// cache
module cache (
    input   logic           i_hclk,
    input   logic           i_hnreset,
    input   logic           i_hsel_m,
    input   logic   [31:0]  i_haddr_m,
    input   logic           i_hwrite_m,
    input   logic   [ 2:0]  i_hsize_m,
    input   logic   [ 2:0]  i_hburst_m,
    input   logic   [ 3:0]  i_hprot_m,
    input   logic   [ 1:0]  i_htrans_m,
    input   logic           i_hmastlock_m,
    input   logic           i_hready_m,
    input   logic   [31:0]  i_hwdata_m,
    output  logic           o_hready_m,
    output  logic           o_hresp_m,
    output  logic   [31:0]  o_hrdata_m,
    input   logic           i_nbypass,
    input   logic   [31:0]  i_climit,
    input   logic           i_d_cache_en,
    output  logic           o_hsel_sl,
    output  logic           o_hready_i_sl,
    output  logic   [31:0]  o_haddr_sl,
    output  logic           o_hwrite_sl,
    output  logic   [2:0]   o_hsize_sl,
    output  logic   [1:0]   o_htrans_sl,
    output  logic   [31:0]  o_hwdata_sl,
    input   logic   [31:0]  i_hrdata_sl,
    input   logic           i_hready_o_sl,
    input   logic           i_hresp_sl,
    output  logic           o_mem_en,
    output  logic           o_mem_we,
    output  logic   [7:0]   o_mem_addr,
    output  logic   [31:0]  o_mem_wdata,
    input   logic   [31:0]  i_mem_rdata
    );
    logic           miss_cache;
    logic           calc_sync_rst;
    logic           calc_en;
    logic   [29:0]  calc_addr;
    logic           calc_wr_rdy;
    logic   [7:0]   calc_mem_addr_cache;
    logic   [7:0]   calc_mem_addr_load;
    logic   [31:0]  mem_rdata;
    logic           mem_en;
    logic           mem_we;
    logic   [7:0]   mem_addr;
    cache_ahb_ctrl_mem cache_ahb_ctrl_mem (
        .i_hclk (i_hclk),
        .i_hnreset (i_hnreset),
        .i_hsel (i_hsel_m),
        .i_haddr (i_haddr_m),
        .i_hwrite (i_hwrite_m),
        .i_hsize (i_hsize_m),
        .i_hburst (i_hburst_m),
        .i_hprot (i_hprot_m),
        .i_htrans (i_htrans_m),
  ...
clock: 7.38 ns
lec_check: 0
cap_margin: 0
core_margin: 2
core_utilization: 60
gpl_routability_driven: 1
gpl_timing_driven: 0
place_density: 0.59
setup_slack_margin: 1.99
slew_margin: 20
run.sh (not shown) runs the stock make flow with config.mk's settings and CLKGATE_MAP_FILE=.
The baseline failed in global routing (5_1_grt) with DRT-9419.
Change:
- CAP_MARGIN: 0 -> 20
- CORE_UTILIZATION: 60 -> 20
- GPL_ROUTABILITY_DRIVEN: 1 -> unset
- GPL_TIMING_DRIVEN: 0 -> unset
- PLACE_DENSITY: 0.59 -> 0.6
- SETUP_SLACK_MARGIN: 1.99 -> unset
- clock period: 7.38 -> 15.7 ns (I/O delays scaled with it)
This time the run passed the timing, design-rule and antenna checks. Die size rose to 2.9 times its value. Synthesized cell count stays the same. Area after synthesis does not change.
Change:
- CORE_UTILIZATION: 20 -> 56
- GPL_ROUTABILITY_DRIVEN: unset -> 1
- PLACE_DENSITY: 0.6 -> 0.51
- clock period: 15.7 -> 7.91 ns (I/O delays scaled with it)
Now the flow completed, yet does not pass: negative setup slack.
Worst hold slack is better by 0.015 ns.
Via count went up by 21%.
Power went up by 120%.
Setup slack is worse by 2.1 ns.
Sequential power went up by 100%.
Register-to-register slack is worse by 7.0 ns.
Synthesized cell count stays the same.
Synthesized area does not change.
Clock skew is about the same.
Routed wire length went up by 19%.

---

run 1:
Starting RTL as in the previous note.
==> flow/design.v (excerpt) <==
module cache (
    input   logic           i_hclk,
    input   logic           i_hnreset,
    input   logic           i_hsel_m,
    input   logic   [31:0]  i_haddr_m,
    input   logic           i_hwrite_m,
    input   logic   [ 2:0]  i_hsize_m,
    input   logic   [ 2:0]  i_hburst_m,
    input   logic   [ 3:0]  i_hprot_m,
    input   logic   [ 1:0]  i_htrans_m,
    input   logic           i_hmastlock_m,
    input   logic           i_hready_m,
    input   logic   [31:0]  i_hwdata_m,
    output  logic           o_hready_m,
    output  logic           o_hresp_m,
    output  logic   [31:0]  o_hrdata_m,
    input   logic           i_nbypass,
    input   logic   [31:0]  i_climit,
    input   logic           i_d_cache_en,
    output  logic           o_hsel_sl,
    output  logic           o_hready_i_sl,
    output  logic   [31:0]  o_haddr_sl,
    output  logic           o_hwrite_sl,
    output  logic   [2:0]   o_hsize_sl,
    output  logic   [1:0]   o_htrans_sl,
    output  logic   [31:0]  o_hwdata_sl,
    input   logic   [31:0]  i_hrdata_sl,
    input   logic           i_hready_o_sl,
    input   logic           i_hresp_sl,
    output  logic           o_mem_en,
    output  logic           o_mem_we,
    output  logic   [7:0]   o_mem_addr,
    output  logic   [31:0]  o_mem_wdata,
    input   logic   [31:0]  i_mem_rdata
    );
clock: 7.88 ns
lec_check: 0
cap_margin: 20
cell_pad_in_sites_detail_placement: 1
cell_pad_in_sites_global_placement: 3
core_margin: 10
core_utilization: 20
gpl_routability_driven: 0
hold_slack_margin: 0.11
min_routing_layer: met2
place_density_lb_addon: 0.17
setup_slack_margin: 0.97
slew_margin: 20
The final report for run 1 shows a completed flow and a layout that fails verification, specifically setup timing.
## Diff of input files: run 2 against run 1
==> flow/config.mk <==
export PLATFORM = sky130hd
export DESIGN_NAME = cache
export DESIGN_NICKNAME = cache
export VERILOG_FILES = /design/flow/design.v
export SDC_FILE = /design/flow/constraint.sdc
export NUM_CORES = 4
export LEC_CHECK = 0
export CAP_MARGIN = 20
export CORE_MARGIN = 2
export CORE_UTILIZATION = 59
export SETUP_SLACK_MARGIN = 1.77
export SLEW_MARGIN = 20
==> flow/constraint.sdc <==
create_clock -name core_clock -period 6.81 [get_ports {i_hclk}]
set_input_delay 1.3620 -clock core_clock [delete_from_list [all_inputs] [get_ports {i_hclk}]]
set_output_delay 1.3620 -clock core_clock [all_outputs]
set_load 0.01 [all_outputs]
Results
Delta (run 2 minus run 1): post-route clock period utilization shows an increase of 17 points; via count shows a reduction of about 16%; core area shows a reduction of about 66%; horizontal die dimension shows a reduction of 160 um.
Ran to the end and failed final checks on setup timing: run 2.
Setup fix buffers added after clock tree synthesis for run 2 is lower than for run 1.
--- input diff run 2..run 3 ---
--- a/flow/config.mk
+++ b/flow/config.mk
@@ -9,3 +9,4 @@
 export CORE_MARGIN = 2
-export CORE_UTILIZATION = 59
+export CORE_UTILIZATION = 57
+export CTS_CLUSTER_DIAMETER = 28
 export SETUP_SLACK_MARGIN = 1.77
### Flow results
- Share of flip-flops with an asynchronous set or reset of run 2 is on par with run 3.
- The higher row count came out of run 3.
- Run 3 did not finish; the tool stopped in 5_1_grt with error ODB-0269.
- In run 3, the CTS buffer count came out 42 above the value in run 2.
- Run 3 ends up with a vertical extent of the die that is 1.7% higher than in run 2.
- Die size: run 3 higher than run 2
- For the final weighted congestion of routability-driven global placement, run 3 came in 3.8% lower than run 2 did.
- Re cell area after technology mapping: no difference whatsoever between run 3 and run 2.
- Run 3 vs. run 2: sink count of the clock tree has remained practically unchanged, area inside the core boundary now sits higher, count of cells resized by post-cts repair climbed 235.
#### Input delta (run 4 over run 3)
--- a/flow/config.mk
+++ b/flow/config.mk
@@ -9,4 +9,5 @@
 export CORE_MARGIN = 2
-export CORE_UTILIZATION = 57
-export CTS_CLUSTER_DIAMETER = 28
+export CORE_UTILIZATION = 59
+export CTS_CLUSTER_DIAMETER = 25
+export MAX_ROUTING_LAYER = met4
 export SETUP_SLACK_MARGIN = 1.77
Findings:
- Run 4 is listed as incomplete: the tool reported an error in 5_1_grt and the run ended there.
- When the final numbers for run 3 and run 4 were put side by side, the global placer's final weighted congestion turned out to be greater in run 4.
- The xor-xnor portion of the synthesized cell area of run 3 and that of run 4 are within noise of each other.
- Summary: with run 3 as the reference, vertical die dimension in run 4 moved down slightly.
- The lower initial core utilization came out of run 3.
- Run 4 vs run 3: post-CTS setup buffer count down in run 4
- From run 3 to run 4, net count of the mapped netlist did not move at all.
- Synthesized area came out exactly the same in run 3 and run 4.
- Re CTS H-tree depth: no difference whatsoever between run 4 and run 3.
- Changes observed in run 4 relative to run 3: clock buffer count from CTS up 10, die outline area down 3.3%.

---

Setup of garnet:
Starting RTL as in the previous note.
## cache
module cache (
    input   logic           i_hclk,
    input   logic           i_hnreset,
    input   logic           i_hsel_m,
    input   logic   [31:0]  i_haddr_m,
    input   logic           i_hwrite_m,
    input   logic   [ 2:0]  i_hsize_m,
    input   logic   [ 2:0]  i_hburst_m,
    input   logic   [ 3:0]  i_hprot_m,
    input   logic   [ 1:0]  i_htrans_m,
    input   logic           i_hmastlock_m,
    input   logic           i_hready_m,
    input   logic   [31:0]  i_hwdata_m,
    output  logic           o_hready_m,
    output  logic           o_hresp_m,
    output  logic   [31:0]  o_hrdata_m,
    input   logic           i_nbypass,
    input   logic   [31:0]  i_climit,
    input   logic           i_d_cache_en,
    output  logic           o_hsel_sl,
    output  logic           o_hready_i_sl,
    output  logic   [31:0]  o_haddr_sl,
    output  logic           o_hwrite_sl,
    output  logic   [2:0]   o_hsize_sl,
    output  logic   [1:0]   o_htrans_sl,
    output  logic   [31:0]  o_hwdata_sl,
    input   logic   [31:0]  i_hrdata_sl,
    input   logic           i_hready_o_sl,
    input   logic           i_hresp_sl,
    output  logic           o_mem_en,
    output  logic           o_mem_we,
    output  logic   [7:0]   o_mem_addr,
    output  logic   [31:0]  o_mem_wdata,
    input   logic   [31:0]  i_mem_rdata
    );
clock: 7.88 ns
lec_check: 0
cap_margin: 20
cell_pad_in_sites_detail_placement: 1
cell_pad_in_sites_global_placement: 3
core_margin: 10
core_utilization: 37
gpl_routability_driven: 0
hold_slack_margin: 0.11
place_density_lb_addon: 0.17
slew_margin: 20
garnet completed end to end; final checks failed (negative setup slack).
diff inputs: garnet => pepper
- PLACE_DENSITY_LB_ADDON: 0.17 -> unset
- CORE_UTILIZATION: 37 -> 66
- CELL_PAD_IN_SITES_DETAIL_PLACEMENT: 1 -> unset
- CORE_MARGIN: 10 -> 2
- CELL_PAD_IN_SITES_GLOBAL_PLACEMENT: 3 -> unset
- GPL_ROUTABILITY_DRIVEN: 0 -> 1
- HOLD_SLACK_MARGIN: 0.11 -> unset
- the clock period (ns, I/O delays scaled along): 7.88 -> 8.58
==> comparison <==
pepper: it failed with a tool error in 5_1_grt, so there are no final results. [diff] area enclosed by the die boundary, pepper relative to garnet: improvement. pepper: number of CTS-inserted buffers lower than garnet. Diff garnet -> pepper: number of register bits inferred by synthesis closely matched the old numbers, pre-CTS worst setup slack higher, floorplan core density now larger.
diff inputs: pepper => xenon
- setting ABC_AREA to 1 for the first time
- setting PLACE_DENSITY to 0.81 for the first time
- changing CORE_UTILIZATION from 66 to 56
- changing the clock period (ns, I/O delays scaled along) from 8.58 to 6.58
==> results <==
For pepper, the flow was terminated by a tool error in 5_1_grt and produced no final design. xenon did not run to completion, as it errored out during 5_1_grt. Looking at chip area in the Yosys report, xenon sits below pepper. On fraction of registers with async set/reset, pepper tracks xenon almost exactly. ~same adder-cell share of the synthesized area in xenon and pepper. Post-synthesis instance area of xenon falls short of that of pepper by a few percent.
For raven, these inputs were changed with respect to xenon:
- GPL_ROUTABILITY_DRIVEN: 1 -> unset
- PLACE_DENSITY: 0.81 -> 0.6
- ABC_AREA: 1 -> unset
- CORE_UTILIZATION: 56 -> 45
- the clock period (ns, I/O delays scaled along): 6.58 -> 11.9
[summary]
raven: all stages complete, timing, DRC and antenna checks passed
| die height | higher: raven |
Relative to xenon, synthesized net count decreased by about 14% in raven.
raven vs xenon: placement row count up by more than 10%
Compared to xenon, raven has post-synthesis cell type count about 120% higher.
Side by side, die size turned out higher in raven than in xenon.
raven against xenon: last weighted congestion value of the routability-driven placer down 0.047, placement-stage worst setup slack shows an increase of 2860 ps.
For yarrow, these inputs were changed with respect to raven:
- a change of CORE_UTILIZATION from 45 to 58
- an added SETUP_SLACK_MARGIN of 1.79
- a change of the clock period (ns, I/O delays scaled along) from 11.9 to 6.58
[summary]
Final checks on yarrow, whose flow otherwise completed, came back failing, citing negative setup slack.
When the final numbers for raven and yarrow were put side by side, the worst slew slack as a fraction of its limit turned out to be greater in raven.
Sequential power was lower in raven than in yarrow.
Summary of yarrow over raven: non-clock buffer count +479; number of diodes added for antenna fixing +15; post-layout period usage of the worst path +35 points; clock network fraction of total power -5.2 points.
In yarrow relative to raven, final-stage net count had gone up by more than 10%.
In the metrics for raven and yarrow, the one carrying the lower final area is raven.
Power is estimated from default activity; no workload was simulated.
